File: design/flow/config.mk
export PLATFORM = sky130hd
export DESIGN_NAME = mod_exponent
export DESIGN_NICKNAME = mod_exponent
export VERILOG_FILES = /design/flow/design.v
export SDC_FILE = /design/flow/constraint.sdc
export NUM_CORES = 4
export LEC_CHECK = 0
export CAP_MARGIN = 20
export CORE_MARGIN = 2
export CORE_UTILIZATION = 45
export SETUP_SLACK_MARGIN = -0.47
export SLEW_MARGIN = 20
File: design/flow/run.sh
#!/bin/bash
# the make line also repeats each setting of config.mk as NAME=value (left out here)
make -C /OpenROAD-flow-scripts/flow DESIGN_CONFIG=/design/flow/config.mk WORK_HOME=/design/flow/orfs CLKGATE_MAP_FILE= finish
File: design/flow/constraint.sdc
create_clock -name core_clock -period 4.94 [get_ports {clk_in}]
set_input_delay 0.9880 -clock core_clock [delete_from_list [all_inputs] [get_ports {clk_in}]]
set_output_delay 0.9880 -clock core_clock [all_outputs]
set_load 0.01 [all_outputs]
File: design/flow/design.v
`timescale 1ns/1ps
`default_nettype none
module multiplier #(parameter WIDTH=256) (
    input wire clk_in,
    input wire rst_in,
    input wire [WIDTH-1:0] a_in,
    input wire [WIDTH-1:0] b_in,
    input wire valid_in,
    output logic [WIDTH*2-1:0] c_out,
    output logic valid_out,
    output logic busy_out
    );
    typedef enum {IDLE=0,COMPUTING=1,DONE=2} fsm_state;
    fsm_state state;
    logic [$clog2(WIDTH)-1:0] index;
    always_ff @(posedge clk_in) begin
        if (rst_in) begin
            c_out <= 0;
            index <= 0;
            state <= IDLE;
            valid_out <= 0;
            busy_out <= 0;
        end else begin
            case (state)
                IDLE: begin
                    if (valid_in) begin
                        c_out <= 0;
                        index <= 0;
                        state <= COMPUTING;
                        busy_out <= 1;
                    end
                end
                COMPUTING: begin
                    if (b_in[index] == 1'b1) begin
                        c_out <= c_out + (a_in << index);  
                    end
                    if (index == WIDTH-1) begin
                        valid_out <= 1;
                        busy_out <= 0;
                        state <= DONE;
                    end
                    index <= index+1;
                end
                DONE: begin
                    valid_out <= 0;
                    state <= IDLE;
                end
            endcase
        end
    end
endmodule
`default_nettype wire
`timescale 1ns/1ps
`default_nettype none
module mont_reduction #(parameter WIDTH=512)
    (input wire clk_in,
     input wire rst_in,
     input wire [WIDTH*2:0] x_mont,
     input wire [WIDTH-1:0] N,
     input wire [WIDTH:0] R,  
     input wire [WIDTH-1:0] N_prime,  
     input wire valid_in,
     output logic [WIDTH-1:0] x_out,
     output logic valid_out,
     output logic busy_out
    );
    logic [WIDTH:0] R_length;
    assign R_length = WIDTH;
    logic signed [WIDTH:0] m;
    logic signed [WIDTH*2:0] t;
    logic mult_valid_in, mult_valid_out, mult_busy;
    logic [WIDTH:0] mult_a, mult_b;
    logic [WIDTH*2+1:0] mult_out;
    multiplier #(.WIDTH(WIDTH+1))
     multiplier(
        .clk_in(clk_in),
        .rst_in(rst_in),
        .a_in(mult_a),
        .b_in(mult_b),
        .valid_in(mult_valid_in),
        .c_out(mult_out),
        .valid_out(mult_valid_out),
        .busy_out(mult_busy)
     );
    typedef enum  {IDLE=0,FIRST_OP=1,SETUP_SECOND=2,SECOND_OP=3,CHECK=4,DONE=5} fsm_state;
    fsm_state state;
    always_ff @(posedge clk_in) begin 
        if (rst_in) begin
            m <= 0;
            t <= 0;
            state <= IDLE;
            busy_out <= 1'b0;
            valid_out <= 1'b0;
            mult_valid_in <= 1'b0;
        end else begin
            case (state)
                IDLE: begin
                    if (valid_in) begin
                        mult_a <= x_mont[WIDTH:0];
                        mult_b <= N_prime;
                        mult_valid_in <= 1'b1;
                        state <= FIRST_OP;
                        busy_out <= 1'b1;
                    end
                end 
                FIRST_OP: begin
                    if (mult_valid_out) begin
                        state <= SETUP_SECOND;
                        m <= mult_out[WIDTH-1:0];
                    end
                    mult_valid_in <= 1'b0;
                end
                SETUP_SECOND: begin
                    mult_a <= m;
                    mult_b <= {1'b0,N};
                    mult_valid_in <= 1'b1;
                    state <= SECOND_OP;
                end
                SECOND_OP: begin
                    if (mult_valid_out) begin
                        t <= $signed({1'b0,x_mont}) - $signed(mult_out) >>> R_length;
                        state <= CHECK;
                    end
                    mult_valid_in <= 0;
                end
                CHECK: begin
                    if (t < 0) begin
                        x_out <= t + $signed({1'b0,N});
                    end else begin
                        x_out <= t[WIDTH-1:0];
                    end
                    valid_out <= 1'b1;
                    state <= DONE;
                    busy_out <= 1'b0;
                end
                DONE: begin
                    valid_out <= 1'b0;
                    state <= IDLE;
                end
            endcase       
        end
    end
endmodule
`default_nettype wire
`timescale 1ns/1ps
`default_nettype none
module mod_exponent #(parameter WIDTH = 64) (
    input wire clk_in,
    input wire rst_in,
    input wire [WIDTH-1:0] base,
    input wire [WIDTH-1:0] exponent,
    input wire [WIDTH-1:0] modulo,
    input wire [WIDTH-1:0] inv_modulo,  
    input wire [WIDTH:0] R,  
    input wire [WIDTH-1:0] start_product,  
    input wire valid_in,
    input wire ready_in,  
    output logic [WIDTH-1:0] c_out,
    output logic valid_out,
    output logic busy_out
    );
    typedef enum {IDLE=0,COMPUTING=1,DONE=2,UPDATE_PRODUCT=3,REDUCE=5,UPDATE_BASE=4,NEXT=6,LAST_REDUCTION=7,WAITING=8,MULTIPLIER_START=9,MULTIPLIER_DONE=10} states;
    states state;
    logic [WIDTH-1:0] running_product, current_base;
    logic [$clog2(WIDTH)-1:0] current_index;
    logic [WIDTH*2:0] reduce_input1, reduce_input2;
    logic [WIDTH-1:0] reduce_output1, reduce_output2;
    logic finished, finished2;  
        logic mult_valid_in, mult_valid_out, mult_busy;
    logic [WIDTH-1:0] mult_a, mult_b;
    logic [WIDTH*2-1:0] mult_out;
    multiplier #(.WIDTH(WIDTH))
     multiplier(
        .clk_in(clk_in),
        .rst_in(rst_in),
        .a_in(mult_a),
        .b_in(mult_b),
        .valid_in(mult_valid_in),
        .c_out(mult_out),
        .valid_out(mult_valid_out),
        .busy_out(mult_busy)
     );
    logic [WIDTH-1:0] mark_a, mark_b;
    logic [WIDTH*2-1:0] mark_out;
    logic markiplier_valid_in, markiplier_valid_out, markiplier_busy;
    multiplier #(.WIDTH(WIDTH))
     markiplier(.clk_in(clk_in),
                .rst_in(rst_in),
                .a_in(mark_a),
                .b_in(mark_b),
                .valid_in(markiplier_valid_in),
                .c_out(mark_out),
                .valid_out(markiplier_valid_out),
                .busy_out(markiplier_busy)
                );
    logic reduction_valid_in, reduction_valid_out, reduction_busy;
    mont_reduction #(.WIDTH(WIDTH))
     reduction(.clk_in(clk_in),
                .rst_in(rst_in),
                .x_mont(mult_out),
                .N(modulo),
                .R(R),
                .N_prime(inv_modulo),
                .valid_in(mult_valid_out),
                .x_out(reduce_output1),
                .valid_out(reduction_valid_out),
                .busy_out(reduction_busy)
     );
    logic reduction2_valid_in, reduction2_valid_out, reduction2_busy;
    mont_reduction #(.WIDTH(WIDTH))
     reduction2(.clk_in(clk_in),
                .rst_in(rst_in),
                .x_mont(mark_out),
                .N(modulo),
                .R(R),
                .N_prime(inv_modulo),
                .valid_in(markiplier_valid_out),
                .x_out(reduce_output2),
                .valid_out(reduction2_valid_out),
                .busy_out(reduction2_busy)
     );
    always_ff @(posedge clk_in) begin
        if (rst_in) begin
            running_product <= start_product;
            current_index <= 0;
            state <= IDLE;
            busy_out <= 0;
            finished <= 0;
            finished2 <= 0;
            valid_out <= 0;
            mult_valid_in <= 0;
            markiplier_valid_in <= 0;
        end else begin
            case (state)
                IDLE: begin
                    if (valid_in) begin
                        state <= COMPUTING;
                        running_product <= start_product;
                        current_index <= 0;
                        current_base <= base; 
                        busy_out <= 1;
                    end
                end 
                COMPUTING: begin
                    if (exponent[current_index] == 1) begin
                        state <= UPDATE_PRODUCT;
                    end else begin
                        state <= UPDATE_BASE;
                    end
                    finished <= 0;
                end
                UPDATE_BASE: begin
                    mult_a <= current_base;
                    mult_b <= current_base;
                    mult_valid_in <= 1'b1;
                    state <= REDUCE;
                end
                UPDATE_PRODUCT: begin
                    mult_a <= current_base;
                    mult_b <= current_base;
                    mult_valid_in <= 1'b1;
                    mark_a <= current_base;
                    mark_b <= running_product;
                    markiplier_valid_in <= 1'b1;
                    state <= REDUCE;
                end
                REDUCE: begin
                    if (exponent[current_index] == 1) begin
                        if (reduction_valid_out) begin
                            finished <= 1'b1;
                            current_base <= reduce_output1;
                        end
                        if (reduction2_valid_out) begin
                            finished2 <= 1'b1;
                            running_product <= reduce_output2;
                        end
                        if (finished == 1'b1 && finished2 == 1'b1) begin
                            state <= NEXT;
                        end
                        mult_valid_in <= 0;
                        markiplier_valid_in <= 0;
                    end else begin
                        if (reduction_valid_out) begin
                            finished <= 1'b1;
                            current_base <= reduce_output1;
                        end
                        if (finished) begin
                            state <= NEXT;
                        end
                        mult_valid_in <= 0;
                    end
                end
                NEXT: begin
                    current_index <= current_index + 1;
                    if (current_index == WIDTH-1) begin
                        state <= LAST_REDUCTION;
                    end else begin
                        state <= COMPUTING;
                    end
                    finished <= 0;
                end
                LAST_REDUCTION: begin
                    mark_a <= running_product;  
                    mark_b <= 1'b1;
                    markiplier_valid_in <= 1'b1;
                    state <= WAITING;
                end
                WAITING: begin
                    markiplier_valid_in <= 1'b0;
                    if (reduction2_valid_out) begin
                        c_out <= reduce_output2;
                        valid_out <= 1;
                        busy_out <= 0;
                        state <= DONE;
                    end
                end
                DONE: begin
                    if (ready_in) begin 
                        state <= IDLE;
                        valid_out <= 0;
                    end
                end
            endcase
        end
    end
endmodule
`default_nettype wire
==> results.sh, run 1 <==
# implementation run metrics
export IMPL_ff_type="dfxtp_1"
export IMPL_crit_end="reduction.multiplier.c_out[126]"
export IMPL_dr_first_iter_drc_count=15420
export IMPL_clock_sinks=1623
export IMPL_crit_cells=25
export IMPL_status="finished with violations"
export IMPL_synth_seq_share_pct=30.28
export IMPL_timing_fmax_ghz=0.1676
export IMPL_crit_type="flip-flop to flip-flop"
export IMPL_vias_per_cell=6.054
export IMPL_wl_mm=675.4
export IMPL_mux_share_pct=13.49
export IMPL_place_congestion=1.066
export IMPL_syn_avg_cell_area_um2=8.492
export IMPL_so_violations="setup timing"
export IMPL_p_sw_uw=8406
export IMPL_edf_count=770
export IMPL_ys_cells=15630
export IMPL_cp_slowest_cell="mux4_2"
export IMPL_place_port_buffers=389
export IMPL_gr_total_overflow=0
export IMPL_p_clk_share_pct=48.0
export IMPL_period_needed_ns=5.968
export IMPL_path_delay_family="simple AND/OR/NAND/NOR gates"
export IMPL_yosys_warnings=6
export IMPL_warning_count=103
export IMPL_rr_worst_depth=25
export IMPL_fin_skew_ns=0.1036
export IMPL_grt_pass1_wl_mm=943.7
export IMPL_worst_pin_slew_ns=1.036
export IMPL_dr_pass1_iters=8
export IMPL_final_nets=20960
export IMPL_final_util_pct=64.06
export IMPL_min_path_type="input port to flip-flop"
export IMPL_worstSetupEndpointType="flip-flop"
export IMPL_antenna_found_initial=73
export IMPL_cts_root_buf="clkbuf_16"
export IMPL_synth_cell_types=112
export IMPL_synthTopCellsByArea="edfxtp_1 (17%), dfxtp_1 (13%), ha_1 (8.5%)"
export IMPL_final_hold_viol_count=0
export IMPL_r2r_start="reduction.multiplier.index[0]"
export IMPL_power_total_uw=32960
export IMPL_crit_buf_inv=2
export IMPL_cts_buffers=193
export IMPL_syn_to_final_growth_pct=41.78
export IMPL_power_frac_comb_pct=8.4
export IMPL_drc=0
export IMPL_drv_cap=0
export IMPL_comb_power_uw=2760
export IMPL_pg_seq_uw=14400
export IMPL_coreArea_mm2=0.2938
export IMPL_ys_sh_simple_pct=15.71
export IMPL_synthAdderAreaFrac_pct=8.564
export IMPL_rows=199
export IMPL_r2r_slack_ns=-1.03
export IMPL_cp_required_ns=5.71
export IMPL_cp_startpoint="reduction.multiplier.index[0]"
export IMPL_synth_cells=15630
export IMPL_leakage_uw=0.08139
export IMPL_power_leader="the clock network"
export IMPL_htreeDepth=4
export IMPL_grt_max_degree=128
export IMPL_fp_dieW_um=547.1
export IMPL_worstHoldStart="rst_in"
export IMPL_ir_worst_vdd_uv=370.3
export IMPL_top_logic_kind="AND-OR/OR-AND gates"
export IMPL_critPathLaunchType="flip-flop"
export IMPL_clock_power_uw=15800
export IMPL_async_reset_ff_share_pct=0
export IMPL_path_clk_slew_ns=0.06
export IMPL_yosys_area_top_type="edfxtp_1"
export IMPL_most_common_cell="nand2_1"
export IMPL_top_area_share_pct=17.42
export IMPL_worstReg2RegEnd="reduction.multiplier.c_out[126]"
export IMPL_worstHoldEndpoint="state[1]"
export IMPL_ys_sh_xor_pct=4.929
export IMPL_rsz0062_at_grt="yes"
export IMPL_finalWorstSetupSlack_ns=-1.028
export IMPL_max_slew_margin_pct=30.92
export IMPL_clock_latency_ns=0.97
export IMPL_route_detailed_wl_per_inst_um=28.40
export IMPL_drt_antenna_violating_nets=0
export IMPL_cts_tree="done"
export IMPL_vias=144000
export IMPL_numSynthFlops=1623
export IMPL_syn_area_mm2=0.1327
export IMPL_syn_nets=16930
export IMPL_fp_util_pct=45.18
export IMPL_common_cells="nand2_1 (1857), a21oi_1 (1596), nor2_1 (1339)"
export IMPL_synth_compound_area_share_pct=22.63
export IMPL_track_usage_pct=43.03
export IMPL_grt_pass1_vias=135700
export IMPL_synth_chip_area_mm2=0.1327
export IMPL_dp_hpwl_mm=550.7
export IMPL_dieArea_mm2=0.2994
export IMPL_swShare_pct=25.51
export IMPL_max_stage_delay_ns=0.52
export IMPL_fin_crit_sh_pct=120.8
export IMPL_p_per_area_mw_per_mm2=175.1
export IMPL_power_internal_uw=24550
export IMPL_drv_slew=0
export IMPL_io_pins=455
export IMPL_holdPathStages=2
export IMPL_worst_ep_arrival_time_ns=6.74
export IMPL_worstPathMaxFanout=8
export IMPL_cts_buffer_depth=4
export IMPL_finalSetupViolCount=313
export IMPL_die_y_um=547.1
export IMPL_seqPwrFrac_pct=43.6
## metrics by stage
step / hold WS [ns] / cells / TNS (ns) / setup WS [ns] / cell area, µm²
CTS: 0.4020 / 23640 / -113.81 / -0.9979 / 182800
floorplan: 0.3911 / 15630 / -649.93 / -2.229 / 133400
finish: 0.4348 / 23780 / -122.62 / -1.028 / 188200
global placement: 0.4300 / 23110 / -237.42 / -1.482 / 170700
detailed placement: 0.4308 / 23110 / -241.18 / -1.477 / 170700
global route: 0.4203 / 23750 / -181.60 / -1.175 / 188100
## routing by layer
layer / global-route usage [%] / part of all wire [%] / up-vias
met5: 0 / 0.054 / -
met2: 67.41 / 44 / 7102
li1: - / - / 65800
met4: 33.37 / 9.7 / 48
met1: 52.34 / 38 / 69220
met3: 7.949 / 8.7 / 1825
## final cells by class
type	count	area, µm²
inverters	578	2181
diodes	43	107.6
clock buffers	234	5258
flip-flops and latches	1623	40290
repair buffers	4801	39010
fillers	25480	105600
multi-input cells	12460	94830
clock inverters	122	1630
well taps	3919	4903
## timing repair
action | 4_1_cts | 5_1_grt
hold buffers | 0 | 0
gates resized | 884 | 1041
gates cloned | 6 | 3
setup endpoints to repair | 239 | 247
pin swaps | 240 | 389
setup buffers | 222 | 197
==> run 2, diff against run 1 <==
- ABC_AREA: unset -> 0
- CAP_MARGIN: 20 -> 40
- CELL_PAD_IN_SITES_DETAIL_PLACEMENT: unset -> 0
- CELL_PAD_IN_SITES_GLOBAL_PLACEMENT: unset -> 0
- CORE_UTILIZATION: 45 -> 66
- CTS_CLUSTER_DIAMETER: unset -> 50
- GPL_ROUTABILITY_DRIVEN: unset -> 1
- MAX_ROUTING_LAYER: unset -> met4
- PLACE_DENSITY: unset -> 0.6
- SETUP_SLACK_MARGIN: -0.47 -> unset
- TNS_END_PERCENT: unset -> 90
- clock period: 4.94 -> 5.84 ns (I/O delays scaled with it)
==> run 2 against run 1 <==
  * The run now fails in global routing (5_1_grt)
  * Die size is 32% lower
  * Synthesized cell count stayed put
  * Area after synthesis stayed put
==> results.sh, run 2 <==
# flow metrics
export IMPL_io_pins=455
export IMPL_status="stopped before the end"
export IMPL_die_y_um=452.5
export IMPL_mux_share_pct=13.49
export IMPL_dpl_worst_slack_ns=-0.7735
export IMPL_place_congestion=1.277
export IMPL_failed_stage="global routing (5_1_grt)"
export IMPL_cts_buffer_depth=3
export IMPL_edf_count=770
export IMPL_ys_sh_xor_pct=4.929
export IMPL_cts_hold_buf=0
export IMPL_common_cells="nand2_1 (1857), a21oi_1 (1596), nor2_1 (1339)"
export IMPL_coreArea_mm2=0.1999
export IMPL_ys_cells=15630
export IMPL_gr_total_overflow=564
export IMPL_track_usage_pct=83.52
export IMPL_fp_dieW_um=452.5
export IMPL_rows=164
export IMPL_top_logic_kind="AND-OR/OR-AND gates"
export IMPL_synth_cells=15630
export IMPL_syn_area_mm2=0.1327
export IMPL_most_common_cell="nand2_1"
export IMPL_synth_cell_types=112
export IMPL_syn_nets=16930
export IMPL_cts_buffers=210
export IMPL_htreeDepth=4
export IMPL_ys_sh_simple_pct=15.71
export IMPL_yosys_area_top_type="edfxtp_1"
export IMPL_synth_seq_share_pct=30.28
export IMPL_cts_root_buf="clkbuf_16"
export IMPL_syn_avg_cell_area_um2=8.492
export IMPL_place_port_buffers=389
export IMPL_numSynthFlops=1623
export IMPL_yosys_warnings=6
export IMPL_clock_sinks=1623
export IMPL_synth_chip_area_mm2=0.1327
export IMPL_async_reset_ff_share_pct=0
export IMPL_dp_hpwl_mm=472.6
export IMPL_dieArea_mm2=0.2047
export IMPL_top_area_share_pct=17.42
export IMPL_synthTopCellsByArea="edfxtp_1 (17%), dfxtp_1 (13%), ha_1 (8.5%)"
export IMPL_synth_compound_area_share_pct=22.63
export IMPL_synthAdderAreaFrac_pct=8.564
export IMPL_fp_util_pct=66.42
export IMPL_ff_type="dfxtp_1"
export IMPL_firstError="[ERROR GRT-0232] Routing congestion too high. Check the congestion heatmap in the GUI."
==> run 2: layer usage <==
layer	track usage, %	GRT overflow
met1	82.41	36
met2	96.00	307
met3	69.62	25
met4	82.17	196
met5	-	-
==> run 2: timing repair <==
item,in CTS
buffers inserted,92
gates resized,363
setup endpoints to repair,133
cloned,4
pin swaps,79
==> run 2: through the flow <==
stage | TNS, ns | cells | instance area [µm²]
CTS | -0.8906 | 20550 | 164200
detailed placement | -23.81 | 20060 | 154800
global placement | -14.15 | 20050 | 154600
floorplan | -7.156 | 15630 | 132900
==> run 3, diff against run 2 <==
- ABC_AREA: 0 -> unset
- CAP_MARGIN: 40 -> 20
- CELL_PAD_IN_SITES_DETAIL_PLACEMENT: 0 -> unset
- CELL_PAD_IN_SITES_GLOBAL_PLACEMENT: 0 -> unset
- CORE_UTILIZATION: 66 -> 70
- CTS_CLUSTER_DIAMETER: 50 -> 30
- GPL_ROUTABILITY_DRIVEN: 1 -> unset
- MAX_ROUTING_LAYER: met4 -> unset
- PLACE_DENSITY: 0.6 -> unset
- SETUP_SLACK_MARGIN: unset -> 2.0
- TNS_END_PERCENT: 90 -> unset
- clock period: 5.84 -> 7.48 ns (I/O delays scaled with it)
==> run 3 against run 2 <==
  * The run again fails in global routing (5_1_grt)
  * Synthesized cell count did not move
  * Area after synthesis did not move
  * Die size fell by 5.7%
==> results.sh, run 3 <==
# flow metrics
export IMPL_rows=159
export IMPL_failed_stage="global routing (5_1_grt)"
export IMPL_common_cells="nand2_1 (1857), a21oi_1 (1596), nor2_1 (1339)"
export IMPL_coreArea_mm2=0.1882
export IMPL_cts_root_buf="clkbuf_16"
export IMPL_fp_util_pct=70.53
export IMPL_most_common_cell="nand2_1"
export IMPL_dieArea_mm2=0.1931
export IMPL_syn_area_mm2=0.1327
export IMPL_htreeDepth=5
export IMPL_ff_type="dfxtp_1"
export IMPL_ys_sh_xor_pct=4.929
export IMPL_firstError="[ERROR GRT-0116] Global routing finished with congestion. Check the congestion regions in the DRC Viewer."
export IMPL_edf_count=770
export IMPL_yosys_warnings=6
export IMPL_synth_compound_area_share_pct=22.63
export IMPL_die_y_um=439.5
export IMPL_async_reset_ff_share_pct=0
export IMPL_place_congestion=1.174
export IMPL_top_area_share_pct=17.42
export IMPL_ys_sh_simple_pct=15.71
export IMPL_mux_share_pct=13.49
export IMPL_syn_avg_cell_area_um2=8.492
export IMPL_track_usage_pct=79.43
export IMPL_synth_seq_share_pct=30.28
export IMPL_numSynthFlops=1623
export IMPL_status="stopped before the end"
export IMPL_synthTopCellsByArea="edfxtp_1 (17%), dfxtp_1 (13%), ha_1 (8.5%)"
export IMPL_cts_buffers=366
export IMPL_cts_buffer_depth=4
export IMPL_synth_cell_types=112
export IMPL_dp_hpwl_mm=431.0
export IMPL_synth_chip_area_mm2=0.1327
export IMPL_ys_cells=15630
export IMPL_dpl_worst_slack_ns=0.5394
export IMPL_clock_sinks=1623
export IMPL_syn_nets=16930
export IMPL_yosys_area_top_type="edfxtp_1"
export IMPL_io_pins=455
export IMPL_fp_dieW_um=439.5
export IMPL_top_logic_kind="AND-OR/OR-AND gates"
export IMPL_gr_total_overflow=1432
export IMPL_synth_cells=15630
export IMPL_cts_hold_buf=0
export IMPL_place_port_buffers=389
export IMPL_synthAdderAreaFrac_pct=8.564
## run 3: what timing repair did
item / in CTS
endpoints found under the setup margin: 322
gates cloned: 19
setup buffers: 423
pin swaps: 270
resized: 1349
## run 3: stage by stage
step	hold WS (ns)	std cells	instance area [µm²]	util [%]
after floorplan	0.3911	15630	133400	-
after global placement	0.4312	17770	138300	73.49
after detailed placement	0.4387	17770	138300	73.49
after CTS	0.4332	18870	160100	85.07
## run 3: layer usage
layer  global-route usage, %  overflow
met1                   79.40       108
met2                   94.45       810
met3                   66.07        98
met4                   77.97       402
met5                   38.29        14
==> run 4, diff against run 3 <==
- CORE_UTILIZATION: 70 -> 68
- CTS_CLUSTER_DIAMETER: 30 -> unset
- MAX_ROUTING_LAYER: unset -> met4
- PLACE_DENSITY: unset -> 0.6
- SETUP_SLACK_MARGIN: 2.0 -> 1.09
- clock period: 7.48 -> 6.74 ns (I/O delays scaled with it)
==> run 4 against run 3 <==
  * The run again fails in global routing (5_1_grt)
  * Die size is 2.9% higher
  * Synthesized cell count unchanged
  * Area after synthesis unchanged
==> results.sh, run 4 <==
# flow metrics
export IMPL_cts_root_buf="clkbuf_16"
export IMPL_dieArea_mm2=0.1988
export IMPL_die_y_um=445.8
export IMPL_synth_chip_area_mm2=0.1327
export IMPL_track_usage_pct=75.74
export IMPL_ys_sh_xor_pct=4.929
export IMPL_fp_dieW_um=445.8
export IMPL_ys_cells=15630
export IMPL_htreeDepth=4
export IMPL_common_cells="nand2_1 (1857), a21oi_1 (1596), nor2_1 (1339)"
export IMPL_place_port_buffers=389
export IMPL_ys_sh_simple_pct=15.71
export IMPL_gr_total_overflow=822
export IMPL_cts_hold_buf=0
export IMPL_syn_area_mm2=0.1327
export IMPL_place_congestion=1.185
export IMPL_numSynthFlops=1623
export IMPL_fp_util_pct=68.29
export IMPL_most_common_cell="nand2_1"
export IMPL_dp_hpwl_mm=441.1
export IMPL_coreArea_mm2=0.1944
export IMPL_top_area_share_pct=17.42
export IMPL_status="stopped before the end"
export IMPL_ff_type="dfxtp_1"
export IMPL_rows=162
export IMPL_clock_sinks=1623
export IMPL_synth_compound_area_share_pct=22.63
export IMPL_synthTopCellsByArea="edfxtp_1 (17%), dfxtp_1 (13%), ha_1 (8.5%)"
export IMPL_syn_nets=16930
export IMPL_firstError="[ERROR GRT-0232] Routing congestion too high. Check the congestion heatmap in the GUI."
export IMPL_async_reset_ff_share_pct=0
export IMPL_synth_cells=15630
export IMPL_cts_buffer_depth=3
export IMPL_cts_buffers=181
export IMPL_top_logic_kind="AND-OR/OR-AND gates"
export IMPL_syn_avg_cell_area_um2=8.492
export IMPL_synthAdderAreaFrac_pct=8.564
export IMPL_yosys_area_top_type="edfxtp_1"
export IMPL_synth_cell_types=112
export IMPL_synth_seq_share_pct=30.28
export IMPL_mux_share_pct=13.49
export IMPL_postPlaceCellArea_mm2=0.1411
export IMPL_io_pins=455
export IMPL_edf_count=770
export IMPL_yosys_warnings=6
export IMPL_failed_stage="global routing (5_1_grt)"
==> run 4: metal layers <==
metal	overflow	track usage, %
met5	-	-
met1	116	77.55
met3	123	55.16
met2	381	91.63
met4	202	70.58
==> run 4: timing repair <==
item / CTS
buffers inserted: 145
endpoints found under the hold margin: 0
endpoints found under the setup margin: 204
pin swaps: 124
gates cloned: 6
gates resized: 569
==> run 4: stage by stage <==
stage | utilization [%] | std cells | hold slack, ns | setup WS [ns] | setup TNS [ns]
4_1_cts | 77.67 | 18670 | 0.4549 | 0.7521 | 0
3_3_place_gp | 72.58 | 18170 | 0.4377 | 0.1854 | 0
3_5_place_dp | 72.58 | 18180 | 0.4334 | 0.07419 | 0
2_1_floorplan | - | 15630 | 0.3911 | -0.7887 | -203.49
==> run 5, diff against run 4 <==
- ABC_AREA: unset -> 0
- CAP_MARGIN: 20 -> 40
- CELL_PAD_IN_SITES_DETAIL_PLACEMENT: unset -> 0
- CELL_PAD_IN_SITES_GLOBAL_PLACEMENT: unset -> 0
- CORE_UTILIZATION: 68 -> 67
- GPL_ROUTABILITY_DRIVEN: unset -> 1
- PLACE_DENSITY: 0.6 -> unset
- SETUP_SLACK_MARGIN: 1.09 -> unset
- TNS_END_PERCENT: unset -> 90
- clock period: 6.74 -> 5.68 ns (I/O delays scaled with it)
==> run 5 against run 4 <==
  * The flow again stops in global routing (5_1_grt)
  * Synthesized cell count stayed put
  * Die size is 1.5% higher
  * Area after synthesis stayed put
==> results.sh, run 5 <==
# flow metrics
export IMPL_most_common_cell="nand2_1"
export IMPL_syn_nets=16930
export IMPL_ys_sh_simple_pct=15.71
export IMPL_numSynthFlops=1623
export IMPL_cts_buffers=180
export IMPL_top_logic_kind="AND-OR/OR-AND gates"
export IMPL_fp_util_pct=67.38
export IMPL_synthTopCellsByArea="edfxtp_1 (17%), dfxtp_1 (13%), ha_1 (8.5%)"
export IMPL_gr_total_overflow=540
export IMPL_firstError="[ERROR GRT-0116] Global routing finished with congestion. Check the congestion regions in the DRC Viewer."
export IMPL_common_cells="nand2_1 (1857), a21oi_1 (1596), nor2_1 (1339)"
export IMPL_failed_stage="global routing (5_1_grt)"
export IMPL_dieArea_mm2=0.2017
export IMPL_ys_cells=15630
export IMPL_async_reset_ff_share_pct=0
export IMPL_ys_sh_xor_pct=4.929
export IMPL_ff_type="dfxtp_1"
export IMPL_dpl_worst_slack_ns=-0.8821
export IMPL_die_y_um=449.1
export IMPL_dp_cells=20470
export IMPL_synth_seq_share_pct=30.28
export IMPL_cts_root_buf="clkbuf_16"
export IMPL_clock_sinks=1623
export IMPL_yosys_warnings=6
export IMPL_yosys_area_top_type="edfxtp_1"
export IMPL_dp_hpwl_mm=481.9
export IMPL_synth_cell_types=112
export IMPL_synth_compound_area_share_pct=22.63
export IMPL_synth_chip_area_mm2=0.1327
export IMPL_status="stopped before the end"
export IMPL_coreArea_mm2=0.1970
export IMPL_rows=163
export IMPL_cts_buffer_depth=3
export IMPL_synthAdderAreaFrac_pct=8.564
export IMPL_htreeDepth=4
export IMPL_mux_share_pct=13.49
export IMPL_fp_dieW_um=449.1
export IMPL_io_pins=455
export IMPL_place_congestion=1.275
export IMPL_top_area_share_pct=17.42
export IMPL_track_usage_pct=75.86
export IMPL_edf_count=770
export IMPL_syn_area_mm2=0.1327
export IMPL_synth_cells=15630
export IMPL_place_port_buffers=389
export IMPL_syn_avg_cell_area_um2=8.492
[run 5: through the flow]
step,utilization (%),cell area (µm²),hold slack (ns)
floorplan,-,133000,0.3911
global placement,80.16,157900,0.4294
detailed placement,80.23,158100,0.4331
CTS,85.10,167700,0.4460
[run 5: what timing repair did]
item / 4_1_cts
hold buffers: 0
endpoints found under the hold margin: 0
pin swaps: 149
endpoints found under the setup margin: 175
gates resized: 565
cloned: 4
buffers inserted: 127
[run 5: metal layers]
layer	overflow	global-route usage, %
met1	40	75.43
met2	311	92.98
met3	23	54.75
met4	166	74.63
met5	-	-
==> run 6, diff against run 5 <==
- ABC_AREA: 0 -> unset
- CAP_MARGIN: 40 -> 20
- CELL_PAD_IN_SITES_DETAIL_PLACEMENT: 0 -> unset
- CELL_PAD_IN_SITES_GLOBAL_PLACEMENT: 0 -> unset
- CORE_UTILIZATION: 67 -> 72
- GPL_ROUTABILITY_DRIVEN: 1 -> unset
- SETUP_SLACK_MARGIN: unset -> 2.01
- TNS_END_PERCENT: 90 -> unset
- clock period: 5.68 -> 7.48 ns (I/O delays scaled with it)
==> run 6 against run 5 <==
  * The flow again stops in global routing (5_1_grt)
  * Area after synthesis unchanged
  * Synthesized cell count unchanged
  * Die size down 6.9%
==> results.sh, run 6 <==
# flow metrics
export IMPL_status="stopped before the end"
export IMPL_failed_stage="global routing (5_1_grt)"
export IMPL_firstError="[ERROR GRT-0232] Routing congestion too high. Check the congestion heatmap in the GUI."
export IMPL_top_logic_kind="AND-OR/OR-AND gates"
export IMPL_gr_total_overflow=174
export IMPL_yosys_area_top_type="edfxtp_1"
export IMPL_synthTopCellsByArea="edfxtp_1 (17%), dfxtp_1 (13%), ha_1 (8.5%)"
export IMPL_htreeDepth=4
export IMPL_syn_area_mm2=0.1327
export IMPL_die_y_um=433.4
export IMPL_edf_count=770
export IMPL_most_common_cell="nand2_1"
export IMPL_rows=157
export IMPL_cts_buffer_depth=3
export IMPL_synth_chip_area_mm2=0.1327
export IMPL_clock_sinks=1623
export IMPL_ys_cells=15630
export IMPL_dp_hpwl_mm=423.2
export IMPL_fp_dieW_um=433.4
export IMPL_postPlaceCellArea_mm2=0.1381
export IMPL_synth_seq_share_pct=30.28
export IMPL_ys_sh_simple_pct=15.71
export IMPL_ff_type="dfxtp_1"
export IMPL_coreArea_mm2=0.1831
export IMPL_numSynthFlops=1623
export IMPL_cts_root_buf="clkbuf_16"
export IMPL_ys_sh_xor_pct=4.929
export IMPL_fp_util_pct=72.51
export IMPL_syn_avg_cell_area_um2=8.492
export IMPL_synth_compound_area_share_pct=22.63
export IMPL_track_usage_pct=74.88
export IMPL_place_congestion=1.215
export IMPL_common_cells="nand2_1 (1857), a21oi_1 (1596), nor2_1 (1339)"
export IMPL_async_reset_ff_share_pct=0
export IMPL_syn_nets=16930
export IMPL_io_pins=455
export IMPL_synth_cell_types=112
export IMPL_top_area_share_pct=17.42
export IMPL_yosys_warnings=6
export IMPL_cts_buffers=179
export IMPL_dieArea_mm2=0.1878
export IMPL_synthAdderAreaFrac_pct=8.564
export IMPL_place_port_buffers=389
export IMPL_synth_cells=15630
export IMPL_mux_share_pct=13.49
run 6: stage by stage:
| stage | util [%] | std cells | hold slack [ns] | worst slack, ns |
|---|---|---|---|---|
| floorplan | - | 15630 | 0.3911 | 1.988 |
| global placement | 75.45 | 17730 | 0.4372 | 0.5733 |
| detailed placement | 75.45 | 17730 | 0.4370 | 0.3957 |
| CTS | 82.93 | 18450 | 0.4508 | 1.422 |
run 6: metal layers:
layer	overflow	global-route usage (%)
met1	2	73.99
met5	-	-
met4	69	72.43
met3	1	56.13
met2	102	91.28
run 6: what timing repair did:
item,in CTS
setup endpoints to repair,323
gates resized,1061
gates cloned,8
hold buffers,0
setup buffers,371
pin swaps,259
==> run 7, diff against run 6 <==
- MAX_ROUTING_LAYER: met4 -> unset
- SETUP_SLACK_MARGIN: 2.01 -> unset
- clock period: 7.48 -> 6.23 ns (I/O delays scaled with it)
==> run 7 against run 6 <==
  * The run again fails in global routing (5_1_grt)
  * Synthesized cell count unchanged
  * Die size unchanged
  * Area after synthesis unchanged
==> results.sh, run 7 <==
# flow metrics
export IMPL_cts_buffer_depth=3
export IMPL_cts_root_buf="clkbuf_16"
export IMPL_numSynthFlops=1623
export IMPL_place_port_buffers=389
export IMPL_ys_cells=15630
export IMPL_edf_count=770
export IMPL_fp_util_pct=72.51
export IMPL_ff_type="dfxtp_1"
export IMPL_async_reset_ff_share_pct=0
export IMPL_ys_sh_xor_pct=4.929
export IMPL_synth_chip_area_mm2=0.1327
export IMPL_ys_sh_simple_pct=15.71
export IMPL_dieArea_mm2=0.1878
export IMPL_yosys_area_top_type="edfxtp_1"
export IMPL_firstError="[ERROR GRT-0116] Global routing finished with congestion. Check the congestion regions in the DRC Viewer."
export IMPL_synth_compound_area_share_pct=22.63
export IMPL_syn_area_mm2=0.1327
export IMPL_io_pins=455
export IMPL_synth_cell_types=112
export IMPL_top_area_share_pct=17.42
export IMPL_synth_seq_share_pct=30.28
export IMPL_place_congestion=1.193
export IMPL_dp_cells=18780
export IMPL_rows=157
export IMPL_die_y_um=433.4
export IMPL_htreeDepth=4
export IMPL_common_cells="nand2_1 (1857), a21oi_1 (1596), nor2_1 (1339)"
export IMPL_coreArea_mm2=0.1831
export IMPL_clock_sinks=1623
export IMPL_dp_hpwl_mm=457.2
export IMPL_cts_hold_buf=0
export IMPL_top_logic_kind="AND-OR/OR-AND gates"
export IMPL_yosys_warnings=6
export IMPL_status="stopped before the end"
export IMPL_synth_cells=15630
export IMPL_fp_dieW_um=433.4
export IMPL_dpl_worst_slack_ns=-0.2179
export IMPL_synthTopCellsByArea="edfxtp_1 (17%), dfxtp_1 (13%), ha_1 (8.5%)"
export IMPL_mux_share_pct=13.49
export IMPL_synthAdderAreaFrac_pct=8.564
export IMPL_syn_avg_cell_area_um2=8.492
export IMPL_gr_total_overflow=287
export IMPL_most_common_cell="nand2_1"
export IMPL_syn_nets=16930
export IMPL_cts_buffers=174
export IMPL_track_usage_pct=74.83
export IMPL_failed_stage="global routing (5_1_grt)"
-- run 7: stage by stage --
stage          power, µW  setup TNS, ns  area (µm²)  hold WS (ns)
2_1_floorplan      12390              0      132800        0.3911
3_3_place_gp       13250        -0.1633      146200        0.4377
3_5_place_dp       13320         -1.305      146200        0.4445
4_1_cts            24480       -0.03447      152500        0.4565
-- run 7: what timing repair did --
| item | in CTS |
|---|---|
| resized | 39 |
| pin swaps | 4 |
| setup endpoints to repair | 31 |
| setup buffers | 3 |
-- run 7: routing by layer --
| metal | GRT overflow | GRT usage (%) |
|---|---|---|
| met5 | 2 | 32.16 |
| met3 | 8 | 60.55 |
| met4 | 118 | 73.39 |
| met1 | 8 | 74.35 |
| met2 | 151 | 91.19 |
==> run 8, diff against run 7 <==
- PLACE_DENSITY: unset -> 0.39
- TNS_END_PERCENT: unset -> 10
- clock period: 6.23 -> 5.36 ns (I/O delays scaled with it)
==> run 8 against run 7 <==
  * The flow again stops in global routing (5_1_grt)
  * Synthesized cell count unchanged
  * Die size is the same
  * Area after synthesis unchanged
==> results.sh, run 8 <==
# flow metrics
export IMPL_status="stopped before the end"
export IMPL_failed_stage="global routing (5_1_grt)"
export IMPL_firstError="[ERROR GRT-0116] Global routing finished with congestion. Check the congestion regions in the DRC Viewer."
export IMPL_track_usage_pct=100.2
export IMPL_dieArea_mm2=0.1878
export IMPL_syn_area_mm2=0.1327
export IMPL_place_congestion=1.297
export IMPL_yosys_warnings=6
export IMPL_synth_seq_share_pct=30.28
export IMPL_cts_hold_buf=0
export IMPL_io_pins=455
export IMPL_yosys_area_top_type="edfxtp_1"
export IMPL_syn_nets=16930
export IMPL_cts_root_buf="clkbuf_16"
export IMPL_dp_hpwl_mm=483.5
export IMPL_top_logic_kind="AND-OR/OR-AND gates"
export IMPL_rows=157
export IMPL_ys_cells=15630
export IMPL_coreArea_mm2=0.1831
export IMPL_syn_avg_cell_area_um2=8.492
export IMPL_cts_buffers=174
export IMPL_place_port_buffers=389
export IMPL_ys_sh_xor_pct=4.929
export IMPL_synth_cells=15630
export IMPL_gr_total_overflow=13270
export IMPL_ff_type="dfxtp_1"
export IMPL_ys_sh_simple_pct=15.71
export IMPL_htreeDepth=4
export IMPL_numSynthFlops=1623
export IMPL_synth_compound_area_share_pct=22.63
export IMPL_cts_buffer_depth=3
export IMPL_synth_chip_area_mm2=0.1327
export IMPL_common_cells="nand2_1 (1857), a21oi_1 (1596), nor2_1 (1339)"
export IMPL_mux_share_pct=13.49
export IMPL_top_area_share_pct=17.42
export IMPL_synth_cell_types=112
export IMPL_async_reset_ff_share_pct=0
export IMPL_synthTopCellsByArea="edfxtp_1 (17%), dfxtp_1 (13%), ha_1 (8.5%)"
export IMPL_dpl_worst_slack_ns=-1.022
export IMPL_die_y_um=433.4
export IMPL_fp_util_pct=72.51
export IMPL_synthAdderAreaFrac_pct=8.564
export IMPL_most_common_cell="nand2_1"
export IMPL_edf_count=770
export IMPL_fp_dieW_um=433.4
export IMPL_clock_sinks=1623
run 8: what timing repair did:
action / CTS
pin swaps: 294
resized: 965
endpoints found under the setup margin: 262
setup buffers: 251
gates cloned: 8
run 8: stage by stage:
stage / cell area, µm² / setup TNS, ns / instances
after global placement: 160000 / -54.07 / 20590
after CTS: 172100 / -38.16 / 21160
after floorplan: 132800 / -679.56 / 15630
after detailed placement: 160000 / -99.91 / 20590
run 8: routing by layer:
metal  track usage, %  GRT overflow
met5            70.60            53
met4            108.9          3038
met3            83.94           410
met2            122.6          9304
met1            90.64           467
==> run 9, diff against run 8 <==
- PLACE_DENSITY: 0.39 -> 0.7
- TNS_END_PERCENT: 10 -> unset
- clock period: 5.36 -> 7.16 ns (I/O delays scaled with it)
==> run 9 against run 8 <==
  * The flow again stops in global routing (5_1_grt)
  * Area after synthesis is the same
  * Synthesized cell count is the same
  * Die size is the same
==> results.sh, run 9 <==
# flow metrics
export IMPL_place_port_buffers=389
export IMPL_cts_buffers=179
export IMPL_cts_buffer_depth=3
export IMPL_syn_avg_cell_area_um2=8.492
export IMPL_ys_sh_simple_pct=15.71
export IMPL_clock_sinks=1623
export IMPL_synth_compound_area_share_pct=22.63
export IMPL_ff_type="dfxtp_1"
export IMPL_dp_hpwl_mm=427.8
export IMPL_status="stopped before the end"
export IMPL_rows=157
export IMPL_ys_cells=15630
export IMPL_numSynthFlops=1623
export IMPL_cts_root_buf="clkbuf_16"
export IMPL_ys_sh_xor_pct=4.929
export IMPL_async_reset_ff_share_pct=0
export IMPL_synth_cell_types=112
export IMPL_synthTopCellsByArea="edfxtp_1 (17%), dfxtp_1 (13%), ha_1 (8.5%)"
export IMPL_fp_util_pct=72.51
export IMPL_most_common_cell="nand2_1"
export IMPL_place_congestion=1.221
export IMPL_mux_share_pct=13.49
export IMPL_io_pins=455
export IMPL_top_logic_kind="AND-OR/OR-AND gates"
export IMPL_die_y_um=433.4
export IMPL_yosys_warnings=6
export IMPL_fp_dieW_um=433.4
export IMPL_synth_chip_area_mm2=0.1327
export IMPL_dieArea_mm2=0.1878
export IMPL_synthAdderAreaFrac_pct=8.564
export IMPL_edf_count=770
export IMPL_top_area_share_pct=17.42
export IMPL_syn_nets=16930
export IMPL_failed_stage="global routing (5_1_grt)"
export IMPL_common_cells="nand2_1 (1857), a21oi_1 (1596), nor2_1 (1339)"
export IMPL_coreArea_mm2=0.1831
export IMPL_syn_area_mm2=0.1327
export IMPL_synth_seq_share_pct=30.28
export IMPL_htreeDepth=4
export IMPL_synth_cells=15630
export IMPL_yosys_area_top_type="edfxtp_1"
run 9: stage by stage:
| stage | area (µm²) | hold WS (ns) | worst slack (ns) | cells | power (µW) |
|---|---|---|---|---|---|
| after floorplan | 132800 | 0.3911 | 0.4156 | 15630 | 10780 |
| after global placement | 138900 | 0.4267 | 0.2912 | 17850 | 11470 |
| after detailed placement | 139000 | 0.4367 | 0.07901 | 17850 | 11520 |
| after CTS | 145200 | 0.4370 | 0.1596 | 18190 | 21360 |
run 9: timing repair:
action                                 4_1_cts
endpoints found under the hold margin        0
resized                                      1
setup buffers                                0
hold buffers                                 0
setup endpoints to repair                    1
==> run 10, diff against run 9 <==
- CORE_UTILIZATION: 72 -> 66
- PLACE_DENSITY: 0.7 -> unset
- clock period: 7.16 -> 5.0 ns (I/O delays scaled with it)
==> run 10 against run 9 <==
  * The run again fails in global routing (5_1_grt)
  * Die size up 9.0%
  * Area after synthesis unchanged
  * Synthesized cell count unchanged
==> results.sh, run 10 <==
# flow metrics
export IMPL_clock_sinks=1623
export IMPL_io_pins=455
export IMPL_ys_sh_xor_pct=4.929
export IMPL_synth_seq_share_pct=30.28
export IMPL_numSynthFlops=1623
export IMPL_place_port_buffers=389
export IMPL_gr_total_overflow=5750
export IMPL_synth_chip_area_mm2=0.1327
export IMPL_async_reset_ff_share_pct=0
export IMPL_dieArea_mm2=0.2047
export IMPL_firstError="[ERROR GRT-0232] Routing congestion too high. Check the congestion heatmap in the GUI."
export IMPL_place_congestion=1.360
export IMPL_cts_root_buf="clkbuf_16"
export IMPL_rows=164
export IMPL_synth_cells=15630
export IMPL_cts_hold_buf=0
export IMPL_coreArea_mm2=0.1999
export IMPL_htreeDepth=4
export IMPL_postPlaceCellArea_mm2=0.1636
export IMPL_edf_count=770
export IMPL_yosys_warnings=6
export IMPL_failed_stage="global routing (5_1_grt)"
export IMPL_fp_util_pct=66.42
export IMPL_common_cells="nand2_1 (1857), a21oi_1 (1596), nor2_1 (1339)"
export IMPL_most_common_cell="nand2_1"
export IMPL_fp_dieW_um=452.5
export IMPL_synth_compound_area_share_pct=22.63
export IMPL_ys_cells=15630
export IMPL_top_logic_kind="AND-OR/OR-AND gates"
export IMPL_die_y_um=452.5
export IMPL_dp_hpwl_mm=486.4
export IMPL_synth_cell_types=112
export IMPL_synthTopCellsByArea="edfxtp_1 (17%), dfxtp_1 (13%), ha_1 (8.5%)"
export IMPL_yosys_area_top_type="edfxtp_1"
export IMPL_status="stopped before the end"
export IMPL_syn_nets=16930
export IMPL_cts_buffers=177
export IMPL_synthAdderAreaFrac_pct=8.564
export IMPL_dpl_worst_slack_ns=-1.060
export IMPL_ff_type="dfxtp_1"
export IMPL_track_usage_pct=93.31
export IMPL_mux_share_pct=13.49
export IMPL_syn_avg_cell_area_um2=8.492
export IMPL_syn_area_mm2=0.1327
export IMPL_ys_sh_simple_pct=15.71
export IMPL_top_area_share_pct=17.42
export IMPL_cts_buffer_depth=3
-- run 10: timing repair --
item	CTS
buffers inserted	139
gates cloned	8
gates resized	591
pin swaps	149
endpoints found under the setup margin	314
-- run 10: layer usage --
layer,GRT overflow,global-route usage (%)
met1,311,89.38
met2,3534,105.7
met3,302,84.67
met4,1570,96.74
met5,33,65.76
-- run 10: per-stage QoR --
stage | setup TNS, ns | cells
after CTS | -76.38 | 21590
after detailed placement | -151.37 | 21120
after global placement | -112.90 | 21120
after floorplan | -3.886 | 15630
==> run 11, diff against run 10 <==
- CORE_UTILIZATION: 66 -> 30
- PLACE_DENSITY: unset -> 0.4
- clock period: 5.0 -> 11.1 ns (I/O delays scaled with it)
==> run 11 against run 10 <==
  * Now clean on timing, DRC and antenna
  * Area after synthesis unchanged
  * Die size increased by 120%
  * Synthesized cell count unchanged
==> results.sh, run 11 <==
# implementation run metrics
export IMPL_final_util_pct=34.00
export IMPL_die_y_um=669.2
export IMPL_cp_startpoint="reduction2.multiplier.index[0]"
export IMPL_drt_antenna_violating_nets=0
export IMPL_final_cells=21640
export IMPL_warning_count=100
export IMPL_ys_sh_simple_pct=15.71
export IMPL_clock_sinks=1623
export IMPL_vias=121900
export IMPL_worstSetupEndpointType="flip-flop"
export IMPL_drc=0
export IMPL_power_leader="the clock network"
export IMPL_worstReg2RegEnd="reduction2.multiplier.c_out[127]"
export IMPL_max_stage_delay_ns=0.81
export IMPL_route_detailed_wl_per_inst_um=30.12
export IMPL_vias_per_cell=5.632
export IMPL_path_delay_family="AND-OR/OR-AND gates"
export IMPL_worstPathMaxFanout=46
export IMPL_syn_nets=16930
export IMPL_rsz0062_at_grt="no"
export IMPL_p_sw_uw=3912
export IMPL_min_path_type="flip-flop to flip-flop"
export IMPL_worstHoldStart="reduction2.state[0]"
export IMPL_grt_pass1_wl_mm=905.1
export IMPL_finalSetupTns_ns=0
export IMPL_syn_avg_cell_area_um2=8.492
export IMPL_cts_root_buf="clkbuf_16"
export IMPL_pg_seq_uw=6400
export IMPL_numSynthFlops=1623
export IMPL_crit_cells=25
export IMPL_htreeDepth=4
export IMPL_most_common_cell="nand2_1"
export IMPL_grt_pass1_vias=116800
export IMPL_status="no timing/DRC/antenna violations"
export IMPL_dr_first_iter_drc_count=11590
export IMPL_power_frac_comb_pct=7.0
export IMPL_worst_pin_slew_ns=1.178
export IMPL_crit_buf_inv=1
export IMPL_crit_end="reduction2.multiplier.c_out[127]"
export IMPL_synth_chip_area_mm2=0.1327
export IMPL_finalSetupViolCount=0
export IMPL_p_per_area_mw_per_mm2=100.1
export IMPL_postPlaceCellArea_mm2=0.1424
export IMPL_worst_ep_arrival_time_ns=9.21
export IMPL_grt_max_degree=138
export IMPL_hold_ws_ns=0.4420
export IMPL_dieArea_mm2=0.4478
export IMPL_synth_cell_types=112
export IMPL_synth_seq_share_pct=30.28
export IMPL_syn_area_mm2=0.1327
export IMPL_yosys_warnings=6
export IMPL_gr_total_overflow=0
export IMPL_fin_skew_ns=0.1683
export IMPL_finish_instance_area_mm2=0.1500
export IMPL_cts_tree="done"
export IMPL_r2r_start="reduction2.multiplier.index[0]"
export IMPL_p_clk_share_pct=50.4
export IMPL_rr_worst_depth=25
export IMPL_dp_hpwl_mm=533.5
export IMPL_r2r_slack_ns=2.60
export IMPL_async_reset_ff_share_pct=0
export IMPL_leakage_uw=0.05903
export IMPL_common_cells="nand2_1 (1857), a21oi_1 (1596), nor2_1 (1339)"
export IMPL_io_pins=455
export IMPL_synth_compound_area_share_pct=22.63
export IMPL_cp_slowest_cell="dfxtp_4"
export IMPL_cts_hold_buf=0
export IMPL_cts_buffer_depth=4
export IMPL_final_hold_viol_count=0
export IMPL_fp_dieW_um=669.2
export IMPL_worstHoldEndpoint="reduction2.state[3]"
export IMPL_max_slew_margin_pct=20.62
export IMPL_drv_slew=0
export IMPL_synth_cells=15630
export IMPL_cp_required_ns=11.81
export IMPL_clock_power_uw=7570
export IMPL_swShare_pct=26.05
export IMPL_mux_share_pct=13.49
export IMPL_ir_worst_vdd_uv=141.8
export IMPL_cts_setup_buffers=0
export IMPL_critPathLaunchType="flip-flop"
export IMPL_wl_mm=651.8
export IMPL_holdPathStages=2
export IMPL_fin_crit_sh_pct=76.60
export IMPL_antenna_found_initial=85
export IMPL_top_area_share_pct=17.42
export IMPL_top_logic_kind="AND-OR/OR-AND gates"
export IMPL_place_congestion=0.9568
export IMPL_rows=244
export IMPL_cts_buffers=217
export IMPL_coreArea_mm2=0.4411
export IMPL_dr_pass1_iters=6
export IMPL_seqPwrFrac_pct=42.6
export IMPL_yosys_area_top_type="edfxtp_1"
export IMPL_ys_sh_xor_pct=4.929
export IMPL_cts_resized=0
export IMPL_edf_count=770
export IMPL_comb_power_uw=1050
export IMPL_synthAdderAreaFrac_pct=8.564
export IMPL_dp_cells=21190
export IMPL_track_usage_pct=28.08
export IMPL_ff_type="dfxtp_1"
export IMPL_power_internal_uw=11110
export IMPL_final_nets=16800
export IMPL_clock_latency_ns=1.01
export IMPL_crit_type="flip-flop to flip-flop"
export IMPL_timing_fmax_ghz=0.1176
export IMPL_fp_util_pct=30.09
export IMPL_drv_cap=0
export IMPL_path_clk_slew_ns=0.05
export IMPL_ys_cells=15630
export IMPL_place_port_buffers=389
export IMPL_synthTopCellsByArea="edfxtp_1 (17%), dfxtp_1 (13%), ha_1 (8.5%)"
export IMPL_period_needed_ns=8.503
export IMPL_syn_to_final_growth_pct=13.00
run 11: layout make-up:
cell class	count	area [µm²]
well taps	5904	7387
flip-flops and latches	1623	40290
fillers	46620	291100
clock buffers	285	5927
repair buffers	619	5650
clock inverters	124	1569
multi-input cells	12460	86910
inverters	578	2171
diodes	40	100.1
run 11: stage by stage:
| step | power (µW) | setup slack (ns) |
|---|---|---|
| global route | 15440 | 2.133 |
| global placement | 7566 | 2.809 |
| detailed placement | 7562 | 2.796 |
| floorplan | 6956 | -1.247 |
| CTS | 15200 | 2.755 |
| finish | 15020 | 2.597 |
run 11: routing by layer:
metal	track usage, %	vias up	routed length (µm)
met4	12.19	18	33520
met5	0	-	109
met3	3.122	779	32620
met2	47.29	3488	306800
met1	36.23	60170	278800
li1	-	57400	-
==> run 12, diff against run 11 <==
- clock period: 11.1 -> 10.0 ns (I/O delays scaled with it)
==> run 12 against run 11 <==
  * Still clean on timing, DRC and antenna
  * Via count increased by 0.45%
  * Count of clock-buffer cells in the layout increased by 1
  * Critical path depth decreased by 1
  * Core utilization about the same
  * Critical path type unchanged
  * Critical endpoint is now reduction2.multiplier.c_out[123]
==> results.sh, run 12 <==
# implementation run metrics
export IMPL_cp_required_ns=10.75
export IMPL_max_stage_delay_ns=0.86
export IMPL_finalSetupViolCount=0
export IMPL_syn_area_mm2=0.1327
export IMPL_rows=244
export IMPL_cts_resized=0
export IMPL_finish_instance_area_mm2=0.1502
export IMPL_edf_count=770
export IMPL_yosys_warnings=6
export IMPL_path_cells="clkinv_1, nor2_1, nor2_1, mux2i_1, mux2_2, mux2i_1, o21ai_0, o22ai_1, ha_1, nand2_1, nor2_1, nand2_1, nor4_1, nand3_1, or4_1, a21oi_1, nor3_1, o211ai_1, a211oi_1, o31a_1, o21ai_1, a41oi_1, xor2_1, o21ai_0"
export IMPL_cp_slowest_cell="dfxtp_4"
export IMPL_cts_setup_buffers=0
export IMPL_async_reset_ff_share_pct=0
export IMPL_worst_ep_arrival_time_ns=9.28
export IMPL_period_needed_ns=8.535
export IMPL_place_port_buffers=389
export IMPL_postPlaceCellArea_mm2=0.1425
export IMPL_top_area_share_pct=17.42
export IMPL_p_per_area_mw_per_mm2=111.5
export IMPL_seqPwrFrac_pct=42.4
export IMPL_hold_ws_ns=0.4229
export IMPL_vias=122400
export IMPL_drc=0
export IMPL_worstPathMaxFanout=50
export IMPL_fp_dieW_um=669.2
export IMPL_track_usage_pct=28.11
export IMPL_clock_latency_ns=0.99
export IMPL_dr_first_iter_drc_count=11670
export IMPL_dpl_worst_slack_ns=1.754
export IMPL_syn_to_final_growth_pct=13.16
export IMPL_fin_crit_sh_pct=85.35
export IMPL_path_delay_family="AND-OR/OR-AND gates"
export IMPL_fill_cells=46830
export IMPL_synth_compound_area_share_pct=22.63
export IMPL_finalWorstSetupSlack_ns=1.465
export IMPL_crit_cells=24
export IMPL_fin_skew_ns=0.1045
export IMPL_grt_pass1_vias=117100
export IMPL_holdPathStages=2
export IMPL_synthTopCellsByArea="edfxtp_1 (17%), dfxtp_1 (13%), ha_1 (8.5%)"
export IMPL_die_y_um=669.2
export IMPL_drt_antenna_violating_nets=0
export IMPL_cts_tree="done"
export IMPL_htreeDepth=4
export IMPL_worstHoldEndpoint="reduction2.m[8]"
export IMPL_drv_slew=0
export IMPL_crit_end="reduction2.multiplier.c_out[123]"
export IMPL_ff_type="dfxtp_1"
export IMPL_coreArea_mm2=0.4411
export IMPL_clock_sinks=1623
export IMPL_p_clk_share_pct=50.6
export IMPL_mux_share_pct=13.49
export IMPL_p_sw_uw=4359
export IMPL_power_total_uw=16750
export IMPL_grt_pass1_wl_mm=905.0
export IMPL_timing_fmax_ghz=0.1172
export IMPL_power_internal_uw=12390
export IMPL_ys_sh_xor_pct=4.929
export IMPL_vias_per_cell=5.655
export IMPL_rsz0062_at_grt="no"
export IMPL_leakage_uw=0.05915
export IMPL_synth_cell_types=112
export IMPL_clock_power_uw=8480
export IMPL_ys_cells=15630
export IMPL_ir_worst_vdd_uv=167.4
export IMPL_dieArea_mm2=0.4478
export IMPL_syn_nets=16930
export IMPL_warning_count=103
export IMPL_synth_seq_share_pct=30.28
export IMPL_pg_seq_uw=7100
export IMPL_power_leader="the clock network"
export IMPL_yosys_area_top_type="edfxtp_1"
export IMPL_gr_total_overflow=0
export IMPL_place_congestion=0.9569
export IMPL_most_common_cell="nand2_1"
export IMPL_cts_buffers=217
export IMPL_max_slew_margin_pct=18.81
export IMPL_min_path_type="flip-flop to flip-flop"
export IMPL_worstReg2RegEnd="reduction2.multiplier.c_out[123]"
export IMPL_cts_hold_buf=0
export IMPL_route_detailed_wl_per_inst_um=30.13
export IMPL_synthAdderAreaFrac_pct=8.564
export IMPL_r2r_start="reduction2.multiplier.index[0]"
export IMPL_status="no timing/DRC/antenna violations"
export IMPL_io_pins=455
export IMPL_syn_avg_cell_area_um2=8.492
export IMPL_drv_cap=0
export IMPL_ys_sh_simple_pct=15.71
export IMPL_crit_buf_inv=1
export IMPL_path_clk_slew_ns=0.06
export IMPL_final_nets=16810
export IMPL_common_cells="nand2_1 (1857), a21oi_1 (1596), nor2_1 (1339)"
export IMPL_cp_startpoint="reduction2.multiplier.index[0]"
export IMPL_worstHoldStart="reduction2.multiplier.c_out[8]"
export IMPL_grt_max_degree=130
export IMPL_crit_type="flip-flop to flip-flop"
export IMPL_r2r_slack_ns=1.47
export IMPL_synth_chip_area_mm2=0.1327
export IMPL_numSynthFlops=1623
export IMPL_dp_hpwl_mm=532.8
export IMPL_top_logic_kind="AND-OR/OR-AND gates"
export IMPL_worstSetupEndpointType="flip-flop"
export IMPL_antenna_found_initial=80
export IMPL_comb_power_uw=1170
export IMPL_synth_cells=15630
export IMPL_final_hold_viol_count=0
export IMPL_critPathLaunchType="flip-flop"
export IMPL_cts_buffer_depth=4
export IMPL_cts_root_buf="clkbuf_16"
export IMPL_fp_util_pct=30.09
export IMPL_swShare_pct=26.02
export IMPL_worst_pin_slew_ns=1.207
export IMPL_dr_pass1_iters=9
export IMPL_power_frac_comb_pct=7.0
export IMPL_wl_mm=652.1
export IMPL_rr_worst_depth=24
export IMPL_cp_common_cell="nor2_1"
-- run 12: area by class of cell --
cell class / count / area [µm²] / area share [%]
multi-input combinational: 12460 / 86920 / 57.86
tap: 5904 / 7387 / 4.918
timing repair buffer: 633 / 5768 / 3.840
inverter: 578 / 2170 / 1.444
clock buffer: 286 / 6110 / 4.067
clock inverter: 117 / 1474 / 0.9812
sequential: 1623 / 40290 / 26.82
antenna: 39 / 97.59 / 0.06497
-- run 12: metal layers --
metal	vias to the layer above	global-route usage (%)	wire, µm
li1	57490	-	-
met1	60210	36.17	278200
met2	3837	46.56	303500
met3	838	3.593	34010
met4	22	13.32	36320
met5	-	0	149
-- run 12: metrics by stage --
step	TNS (ns)	std cells	utilization, %
2_1_floorplan	-548.82	15630	-
3_3_place_gp	0	21200	32.31
6_report	0	21640	34.05
5_1_grt	0	21610	34.03
4_1_cts	0	21610	34.03
3_5_place_dp	0	21200	32.31
==> run 13, diff against run 12 <==
- CORE_UTILIZATION: 30 -> 57
- clock period: 10.0 -> 7.6 ns (I/O delays scaled with it)
==> run 13 against run 12 <==
  * Critical path type unchanged
  * Via count up 7.8%
  * Still clean on timing, DRC and antenna
  * Combinational power grew 25%
  * Wire length fell by 10%
  * Core utilization increased by 29 points
  * Maximum frequency up 18%
  * Largest power group unchanged
==> results.sh, run 13 <==
# implementation run metrics
export IMPL_cp_required_ns=8.38
export IMPL_max_stage_delay_ns=0.80
export IMPL_leakage_uw=0.05903
export IMPL_period_needed_ns=7.237
export IMPL_grt_max_degree=96
export IMPL_p_clk_share_pct=47.6
export IMPL_synth_compound_area_share_pct=22.63
export IMPL_worstHoldEndpoint="reduction.m[57]"
export IMPL_min_path_type="flip-flop to flip-flop"
export IMPL_warning_count=97
export IMPL_rsz0062_at_grt="no"
export IMPL_power_internal_uw=15300
export IMPL_status="no timing/DRC/antenna violations"
export IMPL_yosys_warnings=6
export IMPL_route_detailed_wl_per_inst_um=31.08
export IMPL_finalSetupViolCount=0
export IMPL_fill_cells=19260
export IMPL_htreeDepth=4
export IMPL_worstHoldStart="reduction.m[57]"
export IMPL_place_port_buffers=389
export IMPL_most_common_cell="nand2_1"
export IMPL_edf_count=770
export IMPL_p_per_area_mw_per_mm2=141.1
export IMPL_syn_area_mm2=0.1327
export IMPL_pg_seq_uw=9360
export IMPL_dp_hpwl_mm=460.1
export IMPL_finalSetupTns_ns=0
export IMPL_top_logic_kind="AND-OR/OR-AND gates"
export IMPL_final_nets=16870
export IMPL_max_slew_margin_pct=17.77
export IMPL_drv_cap=0
export IMPL_worstReg2RegEnd="reduction2.multiplier.c_out[129]"
export IMPL_seqPwrFrac_pct=45.3
export IMPL_path_delay_family="AND-OR/OR-AND gates"
export IMPL_worst_pin_slew_ns=1.210
export IMPL_ys_sh_xor_pct=4.929
export IMPL_vias_per_cell=7.003
export IMPL_track_usage_pct=47.42
export IMPL_crit_type="flip-flop to flip-flop"
export IMPL_antenna_found_initial=84
export IMPL_final_hold_viol_count=0
export IMPL_cp_common_cell="buf_4"
export IMPL_cts_hold_buf=0
export IMPL_holdPathStages=2
export IMPL_synth_chip_area_mm2=0.1327
export IMPL_cp_slowest_cell="o21ai_0"
export IMPL_fp_dieW_um=486.6
export IMPL_comb_power_uw=1460
export IMPL_synthAdderAreaFrac_pct=8.564
export IMPL_fp_util_pct=57.19
export IMPL_coreArea_mm2=0.2321
export IMPL_synth_cell_types=112
export IMPL_ys_cells=15630
export IMPL_ff_type="dfxtp_1"
export IMPL_synth_cells=15630
export IMPL_rr_worst_depth=26
export IMPL_mux_share_pct=13.49
export IMPL_die_y_um=486.6
export IMPL_yosys_area_top_type="edfxtp_1"
export IMPL_clock_sinks=1623
export IMPL_worst_ep_arrival_time_ns=8.02
export IMPL_synth_seq_share_pct=30.28
export IMPL_clock_power_uw=9840
export IMPL_drc=0
export IMPL_syn_to_final_growth_pct=10.34
export IMPL_wl_mm=585.8
export IMPL_dr_first_iter_drc_count=19640
export IMPL_cts_root_buf="clkbuf_16"
export IMPL_power_total_uw=20660
export IMPL_top_area_share_pct=17.42
export IMPL_syn_nets=16930
export IMPL_cts_buffer_depth=3
export IMPL_power_frac_comb_pct=7.1
export IMPL_gr_total_overflow=0
export IMPL_regArea_mm2=0.04029
export IMPL_timing_fmax_ghz=0.1382
export IMPL_io_pins=455
export IMPL_swShare_pct=25.94
export IMPL_async_reset_ff_share_pct=0
export IMPL_worstSetupEndpointType="flip-flop"
export IMPL_fin_skew_ns=0.07440
export IMPL_crit_buf_inv=4
export IMPL_r2r_slack_ns=0.36
export IMPL_ys_sh_simple_pct=15.71
export IMPL_common_cells="nand2_1 (1857), a21oi_1 (1596), nor2_1 (1339)"
export IMPL_numSynthFlops=1623
export IMPL_fin_crit_sh_pct=95.22
export IMPL_p_sw_uw=5360
export IMPL_r2r_start="reduction2.multiplier.index[0]"
export IMPL_syn_avg_cell_area_um2=8.492
export IMPL_power_leader="the clock network"
export IMPL_drv_slew=0
export IMPL_clock_latency_ns=0.91
export IMPL_logic_area_mm2=0.08693
export IMPL_cts_buffers=185
export IMPL_cp_startpoint="reduction2.multiplier.index[0]"
export IMPL_place_congestion=1.096
export IMPL_critPathLaunchType="flip-flop"
export IMPL_dr_pass1_iters=9
export IMPL_crit_cells=26
export IMPL_synthTopCellsByArea="edfxtp_1 (17%), dfxtp_1 (13%), ha_1 (8.5%)"
export IMPL_cts_tree="done"
export IMPL_path_clk_slew_ns=0.07
export IMPL_crit_end="reduction2.multiplier.c_out[129]"
export IMPL_dieArea_mm2=0.2368
export IMPL_grt_pass1_vias=122600
export IMPL_rows=177
export IMPL_ir_worst_vdd_uv=191.2
export IMPL_drt_antenna_violating_nets=0
export IMPL_grt_pass1_wl_mm=831.7
export IMPL_vias=132000
export IMPL_worstPathMaxFanout=28
==> run 13: layout make-up <==
cell class / instances / share of cell area, %
flip-flops and latches: 1623 / 27.51
clock buffers: 230 / 3.461
multi-input cells: 12460 / 59.35
diodes: 69 / 0.1179
clock inverters: 118 / 1.033
inverters: 578 / 1.481
well taps: 3043 / 2.599
repair buffers: 724 / 4.447
==> run 13: timing repair <==
item                                    in CTS  in global routing
endpoints found under the setup margin       0                  4
buffers inserted                             0                  2
gates resized                                0                  1
==> run 13: metrics by stage <==
stage                     cell area [µm²]  utilization [%]  hold slack [ns]  setup WS (ns)  cells
final                              146500            63.11           0.4531         0.3633  18850
after global routing               146300            63.05           0.4689        0.04688  18800
after CTS                          146200            63.00           0.4535         0.3856  18780
after detailed placement           139600            60.16           0.4381         0.3975  18430
after global placement             139600            60.16           0.4343         0.5363  18430
after floorplan                    132800                -           0.3911         0.8556  15630
==> run 13: layer usage <==
metal,GRT usage [%],vias to the layer above,share of wire [%]
met1,55.53,62330,35
met2,70.26,9466,42
met4,41.73,44,11
met5,0,-,0.050
met3,14.44,2583,12
li1,-,57570,-
Power is estimated from default activity; no workload was simulated.
